==> v23: inputs <==
// lc4_core
module lc4_core
   (input  wire        clk,
    input  wire        rst,
    output wire [15:0] o_cur_pc,
    input  wire [15:0] i_cur_insn,
    output wire [15:0] o_dmem_addr,
    input  wire [15:0] i_cur_dmem_data,
    output wire        o_dmem_we,
    output wire [15:0] o_dmem_towrite,
    output wire [1:0]  test_stall,
    output wire [15:0] test_cur_pc,
    output wire [15:0] test_cur_insn,
    output wire        test_regfile_we,
    output wire [2:0]  test_regfile_wsel,
    output wire [15:0] test_regfile_data,
    output wire        test_nzp_we,
    output wire [2:0]  test_nzp_new_bits,
    output wire        test_dmem_we,
    output wire [15:0] test_dmem_addr,
    output wire [15:0] test_dmem_data
    );
make LEC_CHECK=0 CAP_MARGIN=20 CELL_PAD_IN_SITES_DETAIL_PLACEMENT=1 CELL_PAD_IN_SITES_GLOBAL_PLACEMENT=3 CORE_MARGIN=4 CORE_UTILIZATION=72 CTS_CLUSTER_DIAMETER=57 GPL_ROUTABILITY_DRIVEN=0 GPL_TIMING_DRIVEN=0 HOLD_SLACK_MARGIN=0.06 MIN_ROUTING_LAYER=met2 SETUP_SLACK_MARGIN=5.0 SLEW_MARGIN=20 TNS_END_PERCENT=20 finish   # period 57.2 ns
run.sh (not shown) runs the stock make flow with config.mk's settings and CLKGATE_MAP_FILE=.
==> v30: changes against v23 <==
==> flow/config.mk (replaced) <==
export PLATFORM = sky130hd
export DESIGN_NAME = lc4_core
export DESIGN_NICKNAME = lc4_core
export VERILOG_FILES = /design/flow/design.v
export SDC_FILE = /design/flow/constraint.sdc
export NUM_CORES = 4
export LEC_CHECK = 0
export CAP_MARGIN = 20
export CORE_MARGIN = 2
export CORE_UTILIZATION = 68
export CTS_CLUSTER_SIZE = 34
export SETUP_SLACK_MARGIN = 4.94
export SLEW_MARGIN = 20
==> flow/constraint.sdc (replaced) <==
create_clock -name core_clock -period 36.5 [get_ports {clk}]
set_input_delay 7.3000 -clock core_clock [delete_from_list [all_inputs] [get_ports {clk}]]
set_output_delay 7.3000 -clock core_clock [all_outputs]
set_load 0.01 [all_outputs]
==> summary of the runs <==
- v30 died in 5_1_grt. v23 died in 3_1_place_gp_skip_io.
- Between v30 and v23, the lower die size is in v23 (gap about 2.6%, measured against v23).
- Synthesized area is the same in v23 and v30.
- In synthesized cell count, v30 and v23 do not differ.


==> job 6971 <==
Starting RTL as in the previous note.
Settings: LEC_CHECK=0, ABC_AREA=1, CAP_MARGIN=20, CORE_MARGIN=2, CORE_UTILIZATION=57, CTS_CLUSTER_SIZE=98, GPL_ROUTABILITY_DRIVEN=1, GPL_TIMING_DRIVEN=1, PLACE_DENSITY=0.47, SETUP_SLACK_MARGIN=5.0, SLEW_MARGIN=20; clock period 35.3 ns.
==> inputs of job 3623, as changes to job 6971 <==
HOLD_SLACK_MARGIN = 0.28   (was default)
SETUP_SLACK_MARGIN = -0.98   (was 5.0)
==> flow/constraint.sdc (replaced) <==
create_clock -name core_clock -period 21.7 [get_ports {clk}]
set_input_delay 4.3400 -clock core_clock [delete_from_list [all_inputs] [get_ports {clk}]]
set_output_delay 4.3400 -clock core_clock [all_outputs]
set_load 0.01 [all_outputs]
==> summary of the runs <==
Job 3623 completed and failed the layout checks on negative setup slack. Job 6971 passed the timing, design-rule and antenna checks.
Of job 6971 and job 3623, job 3623 has the higher global-route usage (gap 4.3 points).
Of job 6971 and job 3623, job 3623 has the higher non-clock buffer count (gap 756).
In sequential cell count, job 3623 and job 6971 do not differ.
In job 6971 the worst setup slack is higher than in job 3623, by 15 ns.
Of job 3623 and job 6971, job 3623 has the higher clock skew (gap 0.015 ns).
Count of clock-buffer cells in the layout: job 3623 is lower than job 6971 (13).
Synthesized area is the same in job 6971 and job 3623.
Between job 6971 and job 3623, the lower maximum frequency is in job 3623 (gap 3.2%, measured against job 3623).


==> inputs of 07-18 <==
lc4_core again, from the RTL that the note above started with.
make LEC_CHECK=0 ABC_AREA=1 CAP_MARGIN=20 CORE_ASPECT_RATIO=0.5 CORE_MARGIN=2 CORE_UTILIZATION=72 CTS_CLUSTER_DIAMETER=375 CTS_CLUSTER_SIZE=97 PLACE_DENSITY=0.37 SETUP_SLACK_MARGIN=4.5 SLEW_MARGIN=20 TNS_END_PERCENT=5 finish   # period 21.6 ns
==> 10-19 (differences from 07-18) <==
==> flow/config.mk (replaced) <==
export PLATFORM = sky130hd
export DESIGN_NAME = lc4_core
export DESIGN_NICKNAME = lc4_core
export VERILOG_FILES = /design/flow/design.v
export SDC_FILE = /design/flow/constraint.sdc
export NUM_CORES = 4
export LEC_CHECK = 0
export CAP_MARGIN = 20
export CORE_MARGIN = 2
export CORE_UTILIZATION = 40
export SLEW_MARGIN = 20
==> flow/constraint.sdc (replaced) <==
create_clock -name core_clock -period 40.0 [get_ports {clk}]
set_input_delay 8.0000 -clock core_clock [delete_from_list [all_inputs] [get_ports {clk}]]
set_output_delay 8.0000 -clock core_clock [all_outputs]
set_load 0.01 [all_outputs]
==> 09-05 (differences from 07-18) <==
==> flow/config.mk (replaced) <==
export PLATFORM = sky130hd
export DESIGN_NAME = lc4_core
export DESIGN_NICKNAME = lc4_core
export VERILOG_FILES = /design/flow/design.v
export SDC_FILE = /design/flow/constraint.sdc
export NUM_CORES = 4
export LEC_CHECK = 0
export CAP_MARGIN = 20
export CORE_MARGIN = 2
export CORE_UTILIZATION = 65
export MAX_ROUTING_LAYER = met4
export SLEW_MARGIN = 20
==> flow/constraint.sdc (replaced) <==
create_clock -name core_clock -period 26.9 [get_ports {clk}]
set_input_delay 5.3800 -clock core_clock [delete_from_list [all_inputs] [get_ports {clk}]]
set_output_delay 5.3800 -clock core_clock [all_outputs]
set_load 0.01 [all_outputs]
==> 08-26 (differences from 07-18) <==
==> flow/config.mk (replaced) <==
export PLATFORM = sky130hd
export DESIGN_NAME = lc4_core
export DESIGN_NICKNAME = lc4_core
export VERILOG_FILES = /design/flow/design.v
export SDC_FILE = /design/flow/constraint.sdc
export NUM_CORES = 4
export LEC_CHECK = 0
export ABC_AREA = 1
export CAP_MARGIN = 20
export CORE_MARGIN = 2
export CORE_UTILIZATION = 58
export CTS_CLUSTER_DIAMETER = 266
export SETUP_SLACK_MARGIN = 4.94
export SLEW_MARGIN = 20
==> flow/constraint.sdc (replaced) <==
create_clock -name core_clock -period 21.7 [get_ports {clk}]
set_input_delay 4.3400 -clock core_clock [delete_from_list [all_inputs] [get_ports {clk}]]
set_output_delay 4.3400 -clock core_clock [all_outputs]
set_load 0.01 [all_outputs]
==> impl_metrics.yaml <==
# generated from flow reports
outcome:
  status: "aborted with a tool error"
  stop_stage: "global routing"
  first-error: "[ERROR GRT-0232] Routing congestion too high. Check the congestion heatmap in the GUI."
clock_tree:
  cts_setup_buffers: 54
yosys:
  post_synth_most_frequent_cells: "nand2_1, inv_1, nor2_1"
  synth_simple_gate_area_share: 0.229
  post_synth_instance_area_mm2: 0.0426
grt:
  grt.met3_usage: 0.594
[end of results for 07-18]
==> impl_metrics.yaml <==
# yosys + openroad results
outcome:
  check-failures: "negative setup slack"
  status: "finished with violations"
final_timing:
  postLayoutSetupSlackWorst_ns: -11.25
  finalSetupViolations: 38
yosys:
  synth_simple_gate_area_share: 0.229
  post_synth_most_frequent_cells: "nand2_1, inv_1, nor2_1"
clock_tree:
  cts_setup_buffers: 96
[end of results for 08-26]
==> impl_metrics.yaml <==
# generated from flow reports
yosys:
  post_synth_instance_area_mm2: 0.0460
  post_synth_most_frequent_cells: "nand2_1, nor2_1, a21oi_1"
  synth_simple_gate_area_share: 0.236
outcome:
  status: "aborted with a tool error"
  first-error: "[ERROR GRT-0232] Routing congestion too high. Check the congestion heatmap in the GUI."
  stop_stage: "global routing"
[end of results for 09-05]
==> impl_metrics.yaml <==
# yosys + openroad results
yosys:
  yosys.area_share.xor_xnor: 0.0448
  synth_simple_gate_area_share: 0.236
  post_synth_most_frequent_cells: "nand2_1, nor2_1, a21oi_1"
grt:
  first_global_vias: 44700
  grt.met3_usage: 0.0514
clock_tree:
  cts_setup_buffers: 0
outcome:
  status: "timing/DRC/antenna clean"
drt:
  route.detailed.wl_per_inst_um: 25.6
[end of results for 10-19]


==> run K: inputs <==
lc4_core again, from the RTL that the note above started with.
make LEC_CHECK=0 ABC_AREA=0 CAP_MARGIN=30 CELL_PAD_IN_SITES_GLOBAL_PLACEMENT=1 CORE_MARGIN=8 CORE_UTILIZATION=46 CTS_CLUSTER_DIAMETER=23 CTS_CLUSTER_SIZE=11 GPL_ROUTABILITY_DRIVEN=1 GPL_TIMING_DRIVEN=1 PLACE_DENSITY_LB_ADDON=0.06 SETUP_SLACK_MARGIN=0.01 SLEW_MARGIN=15 TNS_END_PERCENT=65 finish   # period 39.7 ns
==> run M (differences from run K) <==
ABC_AREA = default   (was 0)
CAP_MARGIN = 20   (was 30)
CELL_PAD_IN_SITES_GLOBAL_PLACEMENT = default   (was 1)
CORE_MARGIN = 2   (was 8)
CORE_UTILIZATION = 15   (was 46)
CTS_CLUSTER_DIAMETER = default   (was 23)
CTS_CLUSTER_SIZE = default   (was 11)
GPL_ROUTABILITY_DRIVEN = default   (was 1)
GPL_TIMING_DRIVEN = default   (was 1)
PLACE_DENSITY_LB_ADDON = default   (was 0.06)
SETUP_SLACK_MARGIN = default   (was 0.01)
SLEW_MARGIN = 20   (was 15)
TNS_END_PERCENT = default   (was 65)
==> flow/constraint.sdc (replaced) <==
create_clock -name core_clock -period 39.0 [get_ports {clk}]
set_input_delay 7.8000 -clock core_clock [delete_from_list [all_inputs] [get_ports {clk}]]
set_output_delay 7.8000 -clock core_clock [all_outputs]
set_load 0.01 [all_outputs]
==> run E (differences from run K) <==
ABC_AREA = default   (was 0)
CAP_MARGIN = 20   (was 30)
CELL_PAD_IN_SITES_GLOBAL_PLACEMENT = default   (was 1)
CORE_MARGIN = 2   (was 8)
CORE_UTILIZATION = 66   (was 46)
CTS_CLUSTER_DIAMETER = default   (was 23)
CTS_CLUSTER_SIZE = default   (was 11)
GPL_ROUTABILITY_DRIVEN = default   (was 1)
GPL_TIMING_DRIVEN = default   (was 1)
MAX_ROUTING_LAYER = met4   (was default)
PLACE_DENSITY_LB_ADDON = default   (was 0.06)
SETUP_SLACK_MARGIN = default   (was 0.01)
SLEW_MARGIN = 20   (was 15)
TNS_END_PERCENT = 5   (was 65)
==> flow/constraint.sdc (replaced) <==
create_clock -name core_clock -period 26.9 [get_ports {clk}]
set_input_delay 5.3800 -clock core_clock [delete_from_list [all_inputs] [get_ports {clk}]]
set_output_delay 5.3800 -clock core_clock [all_outputs]
set_load 0.01 [all_outputs]
==> run Z (differences from run K) <==
ABC_AREA = 1   (was 0)
CAP_MARGIN = 20   (was 30)
CORE_UTILIZATION = 27   (was 46)
==> flow_metrics.env <==
# physical design summary
export IMPL_result_of_the_run="timing/DRC/antenna clean"
export IMPL_nWellTaps=4100
export IMPL_buf_share=0.0668
export IMPL_placeableCoreArea_um2=306000
export IMPL_die_width_um=558
export IMPL_ys_top_cells_by_count="sky130_fd_sc_hd__nand2_1 (912), sky130_fd_sc_hd__nor2_1 (625), sky130_fd_sc_hd__a21oi_1 (552)"
export IMPL_seq_cell_count=515
export IMPL_cp_required_ps=39560
export IMPL_drt_wirelength_per_cell_um=20.2
export IMPL_finish_cell_count_without_fillers=10500
export IMPL_setup_viol=0
export IMPL_area_share_combinational=0.602
export IMPL_routed_via_count=47600
export IMPL_area_dominant_class="logic gates"
export IMPL_vias_per_cell=4.56
export IMPL_topCombFamilyByArea="AND-OR/OR-AND gates"
export IMPL_reg2reg_setup_slack_ps=2140
export IMPL_combGateArea_um2=33400
export IMPL_layout_clock_buffers=75
the above is filed under run M

==> flow_metrics.env <==
# physical design summary
export IMPL_ys_top_cells_by_count="sky130_fd_sc_hd__nand2_1 (1,144), sky130_fd_sc_hd__inv_1 (896), sky130_fd_sc_hd__nor2_1 (634)"
export IMPL_layout_clock_buffers=191
export IMPL_result_of_the_run="timing/DRC/antenna clean"
export IMPL_topCombFamilyByArea="simple AND/OR/NAND/NOR gates"
export IMPL_area_dominant_class="logic gates"
export IMPL_finish_cell_count_without_fillers=8738
export IMPL_area_share_combinational=0.532
export IMPL_buf_share=0.0595
export IMPL_drt_wirelength_per_cell_um=23.1
export IMPL_seq_cell_count=515
export IMPL_vias_per_cell=4.96
export IMPL_setup_viol=0
export IMPL_routed_via_count=43400
export IMPL_combGateArea_um2=27800
export IMPL_nWellTaps=2072
export IMPL_die_width_um=413
the above is filed under run Z

==> flow_metrics.env <==
# physical design summary
export IMPL_placeableCoreArea_um2=68800
export IMPL_adder_share=0.152
export IMPL_netlist_instances=6209
export IMPL_ys_top_cells_by_count="sky130_fd_sc_hd__nand2_1 (912), sky130_fd_sc_hd__nor2_1 (625), sky130_fd_sc_hd__a21oi_1 (552)"
export IMPL_result_of_the_run="did not finish"
export IMPL_simple_gate_area_frac=0.236
export IMPL_die_area_um2=71900
export IMPL_die_width_um=268
export IMPL_synth_xor_area_share=0.0448
export IMPL_stop_stage="global routing"
export IMPL_synth_cells_yosys=6209
export IMPL_topCombFamilyByArea="AND-OR/OR-AND gates"
export IMPL_portBuffers=173
export IMPL_firstError="[ERROR GRT-0232] Routing congestion too high. Check the congestion heatmap in the GUI."
export IMPL_compound_area_frac=0.251
export IMPL_placed_cells=8051
the above is filed under run E

==> flow_metrics.env <==
# physical design summary
export IMPL_seq_cell_count=515
export IMPL_nWellTaps=1298
export IMPL_buf_share=0.0653
export IMPL_vias_per_cell=6.29
export IMPL_setup_viol=0
export IMPL_result_of_the_run="timing/DRC/antenna clean"
export IMPL_layout_clock_buffers=128
export IMPL_reg2reg_setup_slack_ps=2030
export IMPL_routed_via_count=48600
export IMPL_placeableCoreArea_um2=99700
export IMPL_area_dominant_class="logic gates"
export IMPL_drt_wirelength_per_cell_um=27.3
export IMPL_die_y_um=332
export IMPL_ys_top_cells_by_count="sky130_fd_sc_hd__nand2_1 (912), sky130_fd_sc_hd__nor2_1 (625), sky130_fd_sc_hd__a21oi_1 (552)"
export IMPL_area_share_combinational=0.621
export IMPL_finish_cell_count_without_fillers=7727
export IMPL_postCtsResizedCells=3
the above is filed under run K

